==> flow/design.v (excerpt) <==
module alu16_top(clk, valA, valB, aluop, sub, lr, cc, result);
	input clk;
	input [15:0] valA, valB;
	input [3:0] aluop;
	input sub, lr;
	output reg [3:0] cc;
	output reg [15:0] result;
	reg [15:0] a_q, b_q;
	reg [3:0] op_q;
	reg sub_q, lr_q;
	wire [3:0] cc_w;
	wire [15:0] result_w;
	ALU alu(.valA(a_q), .valB(b_q), .aluop(op_q), .sub(sub_q), .lr(lr_q), .cc(cc_w), .result(result_w));
	always @(posedge clk) begin
		a_q <= valA;
		b_q <= valB;
		op_q <= aluop;
		sub_q <= sub;
		lr_q <= lr;
		cc <= cc_w;
		result <= result_w;
	end
endmodule
Size in the first run: about 980 cells after synthesis, about 57 flip-flops, roughly 59 I/O pins.
clock: 3.6 ns
lec_check: 0
abc_area: 1
cap_margin: 0
core_aspect_ratio: 1.17
core_margin: 2
core_utilization: 71
cts_cluster_diameter: 47
cts_cluster_size: 25
gpl_routability_driven: 1
min_routing_layer: met1
place_density_lb_addon: 0.27
setup_slack_margin: 0.46
slew_margin: 20
run.sh (not shown) runs the stock make flow with config.mk's settings and CLKGATE_MAP_FILE=.
The starting point failed in global routing (5_1_grt) on GRT-0116.
Then changed:
==> flow/config.mk (replaced) <==
export PLATFORM = sky130hd
export DESIGN_NAME = alu16_top
export DESIGN_NICKNAME = alu16_top
export VERILOG_FILES = /design/flow/design.v
export SDC_FILE = /design/flow/constraint.sdc
export NUM_CORES = 4
export LEC_CHECK = 0
export ABC_AREA = 1
export CAP_MARGIN = 20
export CORE_ASPECT_RATIO = 1.17
export CORE_MARGIN = 2
export CORE_UTILIZATION = 58
export GPL_ROUTABILITY_DRIVEN = 1
export MIN_ROUTING_LAYER = met1
export SLEW_MARGIN = 20
==> flow/constraint.sdc (replaced) <==
create_clock -name core_clock -period 2.87 [get_ports {clk}]
set_input_delay 0.5740 -clock core_clock [delete_from_list [all_inputs] [get_ports {clk}]]
set_output_delay 0.5740 -clock core_clock [all_outputs]
set_load 0.01 [all_outputs]
Effect: The new run finished with negative setup slack left; synthesized area stays the same; die size is higher by 21%; synthesized cell count stays the same.
Then changed:
==> flow/config.mk (replaced) <==
export PLATFORM = sky130hd
export DESIGN_NAME = alu16_top
export DESIGN_NICKNAME = alu16_top
export VERILOG_FILES = /design/flow/design.v
export SDC_FILE = /design/flow/constraint.sdc
export NUM_CORES = 4
export LEC_CHECK = 0
export CAP_MARGIN = 20
export CORE_MARGIN = 2
export CORE_UTILIZATION = 61
export SLEW_MARGIN = 20
==> flow/constraint.sdc (replaced) <==
create_clock -name core_clock -period 2.27 [get_ports {clk}]
set_input_delay 0.4540 -clock core_clock [delete_from_list [all_inputs] [get_ports {clk}]]
set_output_delay 0.4540 -clock core_clock [all_outputs]
set_load 0.01 [all_outputs]
With this change the flow failed in global routing (5_1_grt) with GRT-0116.
Area after synthesis goes up by 12%.
Synthesized cell count goes down by 12%.
Die size goes up by about 6%.
Then changed:
--- a/flow/config.mk
+++ b/flow/config.mk
@@ -9,3 +9,5 @@
 export CORE_MARGIN = 2
-export CORE_UTILIZATION = 61
+export CORE_UTILIZATION = 72
+export CTS_CLUSTER_DIAMETER = 392
+export CTS_CLUSTER_SIZE = 100
 export SLEW_MARGIN = 20
==> flow/constraint.sdc (replaced) <==
create_clock -name core_clock -period 3.67 [get_ports {clk}]
set_input_delay 0.7340 -clock core_clock [delete_from_list [all_inputs] [get_ports {clk}]]
set_output_delay 0.7340 -clock core_clock [all_outputs]
set_load 0.01 [all_outputs]
Result:
- With this change the flow failed in clock tree synthesis (4_1_cts)
- die size drops by 15%
- synthesized area does not change
- synthesized cell count stays the same

* * *

Setup of pepper:
Starting RTL as in the previous note.
export LEC_CHECK = 0
export ABC_AREA = 1
export CAP_MARGIN = 15
export CELL_PAD_IN_SITES_DETAIL_PLACEMENT = 2
export CORE_MARGIN = 2
export CORE_UTILIZATION = 40
export GPL_TIMING_DRIVEN = 1
export HOLD_SLACK_MARGIN = 0.12
export MAX_ROUTING_LAYER = met5
export MIN_ROUTING_LAYER = met2
export SLEW_MARGIN = 20
export TNS_END_PERCENT = 40
create_clock -name core_clock -period 3.1 [get_ports {clk}]
No final results exist for pepper, since it was stopped by error DPL-0033 during detailed placement.
Modified inputs, raven compared to pepper
- GPL_TIMING_DRIVEN now 0, was 1
- ABC_AREA no longer set, was 1
- TNS_END_PERCENT no longer set, was 40
- CAP_MARGIN now 20, was 15
- MAX_ROUTING_LAYER now met4, was met5
Notes after the runs:
When raven is set beside pepper, its floorplan die height turns out to be 7.0 um larger.
Summary: with pepper as the reference, full die area in raven moved up by more than 10%.
Flow for raven halted at global routing, error code GRT-0116.
Comparing raven and pepper, the higher adder and majority gate portion of the synthesized area is on pepper.
Here is what was changed in the inputs of harbor compared with raven.
- ABC_AREA now 1, previously not set
- CTS_CLUSTER_SIZE now 37, previously not set
- SETUP_SLACK_MARGIN now -0.3, previously not set
- CTS_CLUSTER_DIAMETER now 57, previously not set
- MIN_ROUTING_LAYER no longer set, was met2
- GPL_TIMING_DRIVEN no longer set, was 0
- CELL_PAD_IN_SITES_DETAIL_PLACEMENT no longer set, was 2
- HOLD_SLACK_MARGIN now 0.24, was 0.12
- MAX_ROUTING_LAYER no longer set, was met4
- CORE_UTILIZATION now 68, was 40
==> comparison <==
raven has higher weighted congestion at the end of routability-driven global placement than harbor.
Relative to raven, the simple-gate area share of the yosys netlist of harbor is higher by 26 points.
Synthesized cell count (higher): harbor
Per the comparison of harbor with raven, area of the chip down 0.0082 sq mm, post-synthesis share of cell area spent on and-or and or-and gates down 17 points.
harbor is listed as incomplete: the tool reported an error in global routing and the run ended there.

* * *

job 8779:
Starting RTL as in the previous note.
export LEC_CHECK = 0
export ABC_AREA = 0
export CAP_MARGIN = 20
export CORE_ASPECT_RATIO = 1.17
export CORE_MARGIN = 2
export CORE_UTILIZATION = 66
export GPL_ROUTABILITY_DRIVEN = 1
export MIN_ROUTING_LAYER = met1
export SLEW_MARGIN = 20
create_clock -name core_clock -period 3.59 [get_ports {clk}]
Stage in which a tool error killed job 8779: clock tree synthesis.
Input-level comparison between job 2305 and job 8779:
Settings: removing CORE_ASPECT_RATIO (formerly 1.17); changing CORE_UTILIZATION from 66 to 40; removing GPL_ROUTABILITY_DRIVEN (formerly 1); removing MIN_ROUTING_LAYER (formerly met1); removing ABC_AREA (formerly 0); changing the clock period (ns, I/O delays scaled along) from 3.59 to 4.55.
- Job 2305 has completed all stages; timing, DRC and antenna checks passed.
- What ended job 8779 was a tool error in clock tree synthesis; the run never finished.
- Job 2305: number of placement rows about 20% above job 8779
- Between job 8779 and job 2305, the difference in number of port buffers is negligible.
- [compare] base=job 8779 new=job 2305: post-synthesis net count closely matched the old numbers, synthesized cell count closely matched the old numbers.
- On total core area, the lower figure sits with job 8779, not job 2305.
- As of job 2305, die outline width had risen by more than a quarter compared to job 8779.
- In the metrics for job 8779 and job 2305, the one carrying the lower post-placement setup slack is job 8779.
- Summary of job 2305 over job 8779: post-placement cell area moved down, xor/xnor share of the synthesized area did not really move, number of register bits inferred by synthesis saw little to no change.
- For die area, dividing the value from job 2305 by the value from job 8779 gives 1.6.
For job 7599, these inputs were changed with respect to job 2305:
Settings: changing CORE_UTILIZATION from 40 to 25.
==> results <==
Job 2305 → job 7599: highest cell delay on the worst timing path went down by 0.03 ns; critical path depth now sits lower; slew of the pin with the lowest slew margin went up by 0.21 ns; via count climbed about 0.9%.
Against job 2305, combinational-cell power consumption in job 7599 rose by a few percent.
Logic share of the area: job 7599 lower than job 2305
Compared with job 2305, in job 7599 overall power rose by 4.5%; maximum fanout encountered on the critical timing path rose by 13; total die size rose by 58%.
## Diff of input files: job 6582 against job 7599
Settings: CTS_CLUSTER_SIZE: unset -> 64; SETUP_SLACK_MARGIN: unset -> -0.3; CORE_UTILIZATION: 25 -> 65; CTS_CLUSTER_DIAMETER: unset -> 57; the clock period (ns, I/O delays scaled along): 4.55 -> 3.75.
==> comparison <==
The final report for job 6582 shows a completed flow and a layout that fails verification, specifically negative setup slack.
Job 6582 against job 7599: count of clock-buffer cells in the layout has decreased, sum of routed wire length over all layers has decreased, highest ir drop seen on vdd has increased, first-pass GRT wire length has decreased.
The lower sequential share of layout area of job 6582 and job 7599 is in job 6582.
On timing-limited maximum frequency, job 6582 does better than job 7599.
Job 6582 drops more vias than job 7599.
Job 6582 vs. job 7599: met2 usage in global routing went up 41 points; power consumed by the clock network lost about 24%.
Higher share of power burned in the clock network among job 6582 and job 7599: job 7599
[job 6582] power density over cell area rose 8.2% relative to job 7599

* * *

run 1:
Starting RTL as in the previous note.
==> flow/config.mk <==
export PLATFORM = sky130hd
export DESIGN_NAME = alu16_top
export DESIGN_NICKNAME = alu16_top
export VERILOG_FILES = /design/flow/design.v
export SDC_FILE = /design/flow/constraint.sdc
export NUM_CORES = 4
export LEC_CHECK = 0
export CAP_MARGIN = 20
export CELL_PAD_IN_SITES_DETAIL_PLACEMENT = 2
export CORE_MARGIN = 2
export CORE_UTILIZATION = 38
export GPL_ROUTABILITY_DRIVEN = 1
export GPL_TIMING_DRIVEN = 0
export MAX_ROUTING_LAYER = met5
export PLACE_DENSITY_LB_ADDON = 0.05
export SLEW_MARGIN = 5
export TNS_END_PERCENT = 20
==> flow/constraint.sdc <==
create_clock -name core_clock -period 6.65 [get_ports {clk}]
set_input_delay 1.3300 -clock core_clock [delete_from_list [all_inputs] [get_ports {clk}]]
set_output_delay 1.3300 -clock core_clock [all_outputs]
set_load 0.01 [all_outputs]
Run 1: flow completed, timing, DRC and antenna clean
Input changes introduced in run 2 (baseline for comparison: run 1):
# run 1
export LEC_CHECK = 0
export CAP_MARGIN = 20
export CELL_PAD_IN_SITES_DETAIL_PLACEMENT = 2
export CORE_MARGIN = 2
export CORE_UTILIZATION = 38
export GPL_ROUTABILITY_DRIVEN = 1
export GPL_TIMING_DRIVEN = 0
export MAX_ROUTING_LAYER = met5
export PLACE_DENSITY_LB_ADDON = 0.05
export SLEW_MARGIN = 5
export TNS_END_PERCENT = 20
create_clock -name core_clock -period 6.65 [get_ports {clk}]
# run 2
export LEC_CHECK = 0
export ABC_AREA = 0
export CAP_MARGIN = 20
export CORE_ASPECT_RATIO = 1.17
export CORE_MARGIN = 2
export CORE_UTILIZATION = 66
export GPL_ROUTABILITY_DRIVEN = 1
export MIN_ROUTING_LAYER = met1
export SLEW_MARGIN = 20
create_clock -name core_clock -period 3.61 [get_ports {clk}]
### Flow results
Run 2 never completed, since it errored out during 4_1_cts. Die area, run 2 and run 1, lower one = run 2. Number of top-level pins across run 2 and run 1: no real change. Worst-case setup slack after placement delta for run 2 relative to run 1: 0.87 ns lower.
Edits applied to the flow inputs when going from run 2 to run 3:
# run 2
export LEC_CHECK = 0
export ABC_AREA = 0
export CAP_MARGIN = 20
export CORE_ASPECT_RATIO = 1.17
export CORE_MARGIN = 2
export CORE_UTILIZATION = 66
export GPL_ROUTABILITY_DRIVEN = 1
export MIN_ROUTING_LAYER = met1
export SLEW_MARGIN = 20
create_clock -name core_clock -period 3.61 [get_ports {clk}]
# run 3
export LEC_CHECK = 0
export ABC_AREA = 0
export CAP_MARGIN = 10
export CORE_ASPECT_RATIO = 1.17
export CORE_MARGIN = 2
export CORE_UTILIZATION = 72
export GPL_ROUTABILITY_DRIVEN = 1
export MIN_ROUTING_LAYER = met1
export SETUP_SLACK_MARGIN = 0.43
export SLEW_MARGIN = 20
create_clock -name core_clock -period 6.38 [get_ports {clk}]
Results
Looking at the reports, run 3 completed the entire flow and the layout it produced met the timing, DRC and antenna checks.
Run 2 did not finish: a tool error stopped it during 4_1_cts.
Compared with run 2, run 3 improves post-DP HPWL.
Compared with run 2, run 3 shows a routability congestion estimate that is 0.62% lower.
[compare] base=run 2 new=run 3: total cell area at the placement stage has decreased; chip area lost 8.0%; height of the die shrank by 4.6 um; horizontal die size moved down; number of synthesized register bits flat.
The number of placed cells counting well taps in run 3 was lower than what run 2 gave.
The following lists how run 4 was set up differently from run 3:
# run 3
export LEC_CHECK = 0
export ABC_AREA = 0
export CAP_MARGIN = 10
export CORE_ASPECT_RATIO = 1.17
export CORE_MARGIN = 2
export CORE_UTILIZATION = 72
export GPL_ROUTABILITY_DRIVEN = 1
export MIN_ROUTING_LAYER = met1
export SETUP_SLACK_MARGIN = 0.43
export SLEW_MARGIN = 20
create_clock -name core_clock -period 6.38 [get_ports {clk}]
# run 4
export LEC_CHECK = 0
export ABC_AREA = 1
export CAP_MARGIN = 20
export CORE_ASPECT_RATIO = 1.17
export CORE_MARGIN = 2
export CORE_UTILIZATION = 15
export GPL_ROUTABILITY_DRIVEN = 1
export MIN_ROUTING_LAYER = met1
export PLACE_DENSITY_LB_ADDON = 0.14
export SETUP_SLACK_MARGIN = 1.23
export SLEW_MARGIN = 20
create_clock -name core_clock -period 6.38 [get_ports {clk}]
==> comparison <==
The run showing the smaller met1 wire length is run 3.
Taking run 3 as the reference, in run 4 hold violation count in the final report held steady, post-route standard cell area excluding fillers rose about 1.5%, post-synthesis cell count from yosys went up 121, floorplan row count saw an increase, routed wire length now larger.
Compared with run 3, cell count after synthesis in run 4 increased by more than 10%.
Layout buffer count excluding clock buffers was higher in the run labelled run 4.
## Diff of input files: run 5 against run 4
# run 4
export LEC_CHECK = 0
export ABC_AREA = 1
export CAP_MARGIN = 20
export CORE_ASPECT_RATIO = 1.17
export CORE_MARGIN = 2
export CORE_UTILIZATION = 15
export GPL_ROUTABILITY_DRIVEN = 1
export MIN_ROUTING_LAYER = met1
export PLACE_DENSITY_LB_ADDON = 0.14
export SETUP_SLACK_MARGIN = 1.23
export SLEW_MARGIN = 20
create_clock -name core_clock -period 6.38 [get_ports {clk}]
# run 5
export LEC_CHECK = 0
export ABC_AREA = 0
export CAP_MARGIN = 20
export CORE_ASPECT_RATIO = 1.17
export CORE_MARGIN = 2
export CORE_UTILIZATION = 23
export GPL_ROUTABILITY_DRIVEN = 0
export MIN_ROUTING_LAYER = met1
export PLACE_DENSITY_LB_ADDON = 0.18
export SETUP_SLACK_MARGIN = 1.23
export SLEW_MARGIN = 20
create_clock -name core_clock -period 6.38 [get_ports {clk}]
### Flow results
Run 5 reached the end of the flow, and the finished layout is clean on the timing, DRC and antenna checks. Diff run 4 -> run 5: post-route standard cell area excluding fillers now sits higher, power drawn by the combinational cells now sits higher, worst-case headroom to the max-slew limit now sits higher. Relative to run 4, power has decreased by 1.4% in run 5. Run 5 gives more combinational group share of total power than run 4 did. Measured against each other, run 4 and run 5 differ in worst setup skew after layout, the lower figure coming from run 5. Side by side, net count of the finished layout turned out lower in run 5 than in run 4.
No activity file was given, so power comes from the tool's default toggle rates.
